==> v21 <==
// fp2_sub_add_correction
module fp2_sub_add_correction
#(
  parameter RADIX = 32,
  parameter DIGITS = 14,
  parameter DIGITS_LOG = ( 
  (DIGITS <= 2) ? 1 : 
  (DIGITS <= 4) ? 2 : 
  (DIGITS <= 8) ? 3 : 
  (DIGITS <= 16) ? 4 : 
  (DIGITS <= 32) ? 5 : 
  (DIGITS <= 64) ? 6 : 
  (DIGITS <= 128) ? 7 : 
  (DIGITS <= 256) ? 8 : 
  (DIGITS <= 512) ? 9 : 
  (DIGITS <= 1024) ? 10 : 
  (DIGITS <= 2048) ? 11 : 
  (DIGITS <= 4096) ? 12 : 
  (DIGITS <= 8192) ? 13 : 
  (DIGITS <= 16384) ? 14 : 
  (DIGITS <= 32768) ? 15 : 
  (DIGITS <= 65536) ? 16 : 
  (DIGITS <= 131072) ? 17 : 
  (DIGITS <= 262144) ? 18 : 
  (DIGITS <= 524288) ? 19 : 
  (DIGITS <= 1048576) ? 20 : 
  (DIGITS <= 2097152) ? 21 : 
  (DIGITS <= 4194304) ? 22 : 
  (DIGITS <= 8388608) ? 23 : 
  (DIGITS <= 16777216) ? 24 : 
  (DIGITS <= 33554432) ? 25 : 
  (DIGITS <= 67108864) ? 26 : 
  (DIGITS <= 134217728) ? 27 : 
  (DIGITS <= 268435456) ? 28 : 
  (DIGITS <= 536870912) ? 29 : 
  (DIGITS <= 1073741824) ? 30 : 
  -1), 
  parameter FILE_CONST_PX2 = "px2.mem",
  parameter FILE_CONST_PX4 = "px4.mem"
)
(
  input wire start,
  input wire rst,
  input wire clk,
  input wire [2:0] cmd,  
  input wire extension_field_op,  
  output wire mem_a_0_rd_en,
  output wire [DIGITS_LOG-1:0] mem_a_0_rd_addr,
  input  wire [RADIX-1:0] mem_a_0_dout,
  output wire mem_a_1_rd_en,
  output wire [DIGITS_LOG-1:0] mem_a_1_rd_addr,
  input  wire [RADIX-1:0] mem_a_1_dout,
  output wire mem_b_0_rd_en,
  output wire [DIGITS_LOG-1:0] mem_b_0_rd_addr,
  input  wire [RADIX-1:0] mem_b_0_dout,
  output wire mem_b_1_rd_en,
  output wire [DIGITS_LOG-1:0] mem_b_1_rd_addr,
  input  wire [RADIX-1:0] mem_b_1_dout,
  output wire px2_mem_rd_en,
  output wire [DIGITS_LOG-1:0] px2_mem_rd_addr,
  input  wire [RADIX-1:0] px2_mem_dout,
  output wire px4_mem_rd_en,
  ...
export LEC_CHECK = 0
export ABC_AREA = 1
export CAP_MARGIN = 20
export CORE_MARGIN = 2
export CORE_UTILIZATION = 72
export CTS_CLUSTER_SIZE = 10
export HOLD_SLACK_MARGIN = 0.27
export PLACE_DENSITY_LB_ADDON = 0.09
export SETUP_SLACK_MARGIN = 0.28
export SLEW_MARGIN = 20
export TNS_END_PERCENT = 5
create_clock -name core_clock -period 4.78 [get_ports {clk}]
run.sh (not shown) runs the stock make flow with config.mk's settings and CLKGATE_MAP_FILE=.
==> v23 (differences from v21) <==
- ABC_AREA: 1 -> 0
- CAP_MARGIN: 20 -> 30
- CORE_UTILIZATION: 72 -> 65
- CTS_CLUSTER_SIZE: 10 -> 25
- GPL_ROUTABILITY_DRIVEN: not set -> 1
- HOLD_SLACK_MARGIN: 0.27 -> 0.15
- PLACE_DENSITY_LB_ADDON: 0.09 -> not set
- SETUP_SLACK_MARGIN: 0.28 -> 0.7
==> flow/constraint.sdc (replaced) <==
create_clock -name core_clock -period 2.69 [get_ports {clk}]
set_input_delay 0.5380 -clock core_clock [delete_from_list [all_inputs] [get_ports {clk}]]
set_output_delay 0.5380 -clock core_clock [all_outputs]
set_load 0.01 [all_outputs]
==> v19 (differences from v21) <==
- ABC_AREA: 1 -> not set
- CORE_UTILIZATION: 72 -> 70
- CTS_CLUSTER_SIZE: 10 -> 13
- PLACE_DENSITY_LB_ADDON: 0.09 -> not set
- SETUP_SLACK_MARGIN: 0.28 -> 0.69
- TNS_END_PERCENT: 5 -> not set
==> flow/constraint.sdc (replaced) <==
create_clock -name core_clock -period 2.85 [get_ports {clk}]
set_input_delay 0.5700 -clock core_clock [delete_from_list [all_inputs] [get_ports {clk}]]
set_output_delay 0.5700 -clock core_clock [all_outputs]
set_load 0.01 [all_outputs]
==> v7 (differences from v21) <==
- HOLD_SLACK_MARGIN: 0.27 -> not set
- SETUP_SLACK_MARGIN: 0.28 -> 0.22
- TNS_END_PERCENT: 5 -> not set
==> results.toml <==
# generated from flow reports
[status]
status = "complete, no violations"

[power_and_ir_drop]
internal-power_w = 0.02956

[sta]
worst_slack_ps = 254.7
top_achievable_clock_speed_ghz = 0.2210

[cts]
cts.repair.resized = 6

[critical_path]
crit-reg2reg-capture = "fp_left_adder_inst.digit_res[30]"
Source of the figures above: v7

==> results.toml <==
# flow metrics
[logic_synthesis]
post_synth_instance_area_sq_um = 86840
yosys.area.top_type_share_pct = 61.96
synthMostInstantiatedCell = "sky130_fd_sc_hd__edfxtp_1"
area_fraction_in_and_or_nand_and_nor_cells_pct = 7.187
yosysTopAreaCell = "sky130_fd_sc_hd__edfxtp_1"

[placement]
dp_slack_ps = -1925

[status]
status = "aborted with a tool error"
error_message = "[ERROR DPL-0033] detailed placement checks failed during check placement."
last_flow_stage_reached = "4_1_cts"
Source of the figures above: v19

==> results.toml <==
# generated from flow reports
[status]
status = "complete, no violations"

[sta]
worst_slack_ps = 129.2

[cts]
cts.repair.resized = 1

[critical_path]
crit-reg2reg-capture = "fp_left_adder_inst.adder_carry_in"

[power_and_ir_drop]
internal-power_w = 0.02951
Source of the figures above: v21

==> results.toml <==
# generated from flow reports
[status]
status = "complete, but fails checks"
failed_checks = "setup timing"

[power_and_ir_drop]
internal-power_w = 0.05335

[sta]
top_achievable_clock_speed_ghz = 0.2657
timing.final.setup_violations = 700
worst_slack_ps = -1074
Source of the figures above: v23


* * *

==> trial 9: inputs <==
Starting RTL as in the previous note.
Settings: LEC_CHECK=0, CAP_MARGIN=15, CORE_MARGIN=10, CORE_UTILIZATION=40, CTS_CLUSTER_SIZE=99, HOLD_SLACK_MARGIN=0.18, PLACE_DENSITY_LB_ADDON=0.02, SETUP_SLACK_MARGIN=1.47, SLEW_MARGIN=20; clock period 5.0 ns.
==> trial 23: changes against trial 9 <==
CAP_MARGIN = 20   (was 15)
CORE_MARGIN = 2   (was 10)
CORE_UTILIZATION = 72   (was 40)
CTS_CLUSTER_SIZE = 14   (was 99)
HOLD_SLACK_MARGIN = default   (was 0.18)
PLACE_DENSITY_LB_ADDON = default   (was 0.02)
SETUP_SLACK_MARGIN = 0.75   (was 1.47)
==> flow/constraint.sdc (replaced) <==
create_clock -name core_clock -period 3.08 [get_ports {clk}]
set_input_delay 0.6160 -clock core_clock [delete_from_list [all_inputs] [get_ports {clk}]]
set_output_delay 0.6160 -clock core_clock [all_outputs]
set_load 0.01 [all_outputs]
==> trial 66: changes against trial 9 <==
ABC_AREA = 1   (was default)
CAP_MARGIN = 20   (was 15)
CORE_MARGIN = 2   (was 10)
CORE_UTILIZATION = 72   (was 40)
CTS_CLUSTER_SIZE = 14   (was 99)
HOLD_SLACK_MARGIN = default   (was 0.18)
PLACE_DENSITY = 0.6   (was default)
PLACE_DENSITY_LB_ADDON = default   (was 0.02)
SETUP_SLACK_MARGIN = default   (was 1.47)
==> flow/constraint.sdc (replaced) <==
create_clock -name core_clock -period 4.78 [get_ports {clk}]
set_input_delay 0.9560 -clock core_clock [delete_from_list [all_inputs] [get_ports {clk}]]
set_output_delay 0.9560 -clock core_clock [all_outputs]
set_load 0.01 [all_outputs]
==> summary.txt <==
This note records the results obtained with Yosys and OpenROAD.

Status
The run finished with no timing, DRC or antenna violations.

Cells and area
Fill cells in the final layout number 18531. The cell class ranked first by area is flip-flops and latches. In the final layout, excluding clock inverters the inverter count is 29. The utilization after layout is 49.8%.

Pwr
The clock network consumes a total of 16500 uW. The proportion of total power due to net switching is 23.1%. The sequential group share of total power is 49.8%.

Yosys
The synthesized chip area reported by yosys is 86800 sq um.

Setup path
OpenSTA lists the critical path endpoint as right_serial_comparator_inst.comp_array[5]. The data required time of the critical path is 5790 ps.

Placement
Including well taps, the total number of placed cells is 8809.
(the above is from trial 9)
==> summary.txt <==
The following summarizes the physical implementation.

Status
The run stopped with a tool error. According to the logs, the last stage reached was 5_1_grt. The tool reported: "[ERROR GRT-0232] Routing congestion too high. Check the congestion heatmap in the GUI".

Yosys
The predominant post-synthesis flop cell is edfxtp_1. The net count of the mapped netlist is 5904. Of all cell types, the one taking the most synthesized area is edfxtp_1. For reference, XOR and XNOR gates occupy 1.25% of the area reported after synthesis. Yosys reports a chip area of 86800 sq um. The post-synthesis register bit count is 2065.

Placement
The detailed-placement wirelength estimate is 191 mm. In this run, placement finished with an instance count of 7822. The congestion estimate from routability-driven global placement came to 1.01.

CTS
The root buffer selected by CTS is clkbuf_16. The quantity of hold-fixing buffers added after cts is 0.

Global routing
The met2 layer usage reported by global route is 94.1%.

Floorplan
The chip occupies 123000 sq um.
(the above is from trial 23)
==> summary.txt <==
This note records the results obtained with Yosys and OpenROAD.

Status
The run finished, with violations left. The checks that failed: setup timing.

Cells and area
After filler insertion, the fill cell instance count of the layout stands at 5783. The non-clock inverter instance count of the final layout is 605. The cell class ranked first by area is flip-flops and latches.

The utilization after layout is 84.2%.

STA
The final timing report counts setup violations totalling 1. The critical path in the final layout is reported with a setup slack of -12.7 ps.

Setup path
The data required time of the critical path is 3820 ps.

Pwr
The sequential group share of total power is 50.8%. In this run switching power makes up 24.6% of total power. Clock network power for this build is 16000 uW.

Yosys
The synthesized chip area reported by yosys is 88700 sq um.

Placement
The number of cells in the design after placement is 10222.
(the above is from trial 66)

* * *

==> 11-19: inputs <==
Starting RTL as in the previous note.
clock: 5.0 ns
lec_check: 0
cap_margin: 20
core_margin: 10
core_utilization: 40
place_density_lb_addon: 0.02
setup_slack_margin: 1.47
slew_margin: 20
==> inputs of 10-21, as changes to 11-19 <==
--- a/flow/config.mk
+++ b/flow/config.mk
@@ -8,6 +8,5 @@
 export CAP_MARGIN = 20
-export CORE_MARGIN = 10
-export CORE_UTILIZATION = 40
-export PLACE_DENSITY_LB_ADDON = 0.02
-export SETUP_SLACK_MARGIN = 1.47
+export CORE_MARGIN = 2
+export CORE_UTILIZATION = 70
+export SETUP_SLACK_MARGIN = 0.44
 export SLEW_MARGIN = 20
==> flow/constraint.sdc (replaced) <==
create_clock -name core_clock -period 2.68 [get_ports {clk}]
set_input_delay 0.5360 -clock core_clock [delete_from_list [all_inputs] [get_ports {clk}]]
set_output_delay 0.5360 -clock core_clock [all_outputs]
set_load 0.01 [all_outputs]
==> summary.txt <==
Notes on the physical design

The flow stopped in 5_1_grt. The flow did not finish. The aggregate global routing overflow is 3891. The post-CTS setup repair buffer count is between 40 and 50. After floorplanning, the die was sized to cover 127000 um2. The count of placed standard cells including taps is between 8k and 9k. On met2, the global router reports a usage of 1.05.

Post-CTS repair changed the size of 246 cells. The floorplan has 129 rows. In this run, CTS created clock tree buffers numbering around 190. The floorplan utilization is 0.703.

The final weighted congestion in routability-driven placement is between 1 and 1.5. The worst-case setup slack after placement is -2.03 ns. The first error in the log reads "[ERROR GRT-0232] Routing congestion too high. Check the congestion heatmap in the GUI". The die is around 360 um wide.

The global router's overall resource usage is 0.944. The routing usage on met3 is 0.848. The met1 global-route usage is 0.926.
the above is filed under 10-21

==> summary.txt <==
Notes on the physical design

The worst-case setup slack after placement is -0.552 ns. After floorplanning, the core was divided into around 170 placement rows. The post-CTS setup repair buffer count is ~47. The met2 usage in global routing is 0.401. The post-cts gate resize count is 430. The number of placed instances, taps included, is slightly below 9k. On met1, the global router reports a usage of 0.356. The horizontal die dimension is 486 um. Buffers inserted during clock tree synthesis total 220.

The floorplan utilization is 0.403. For this run the aggregate overflow at the end of global routing stands at 0. The run finished with no timing, DRC or antenna violations.
the above is filed under 11-19

No activity file was given, so power comes from the tool's default toggle rates.
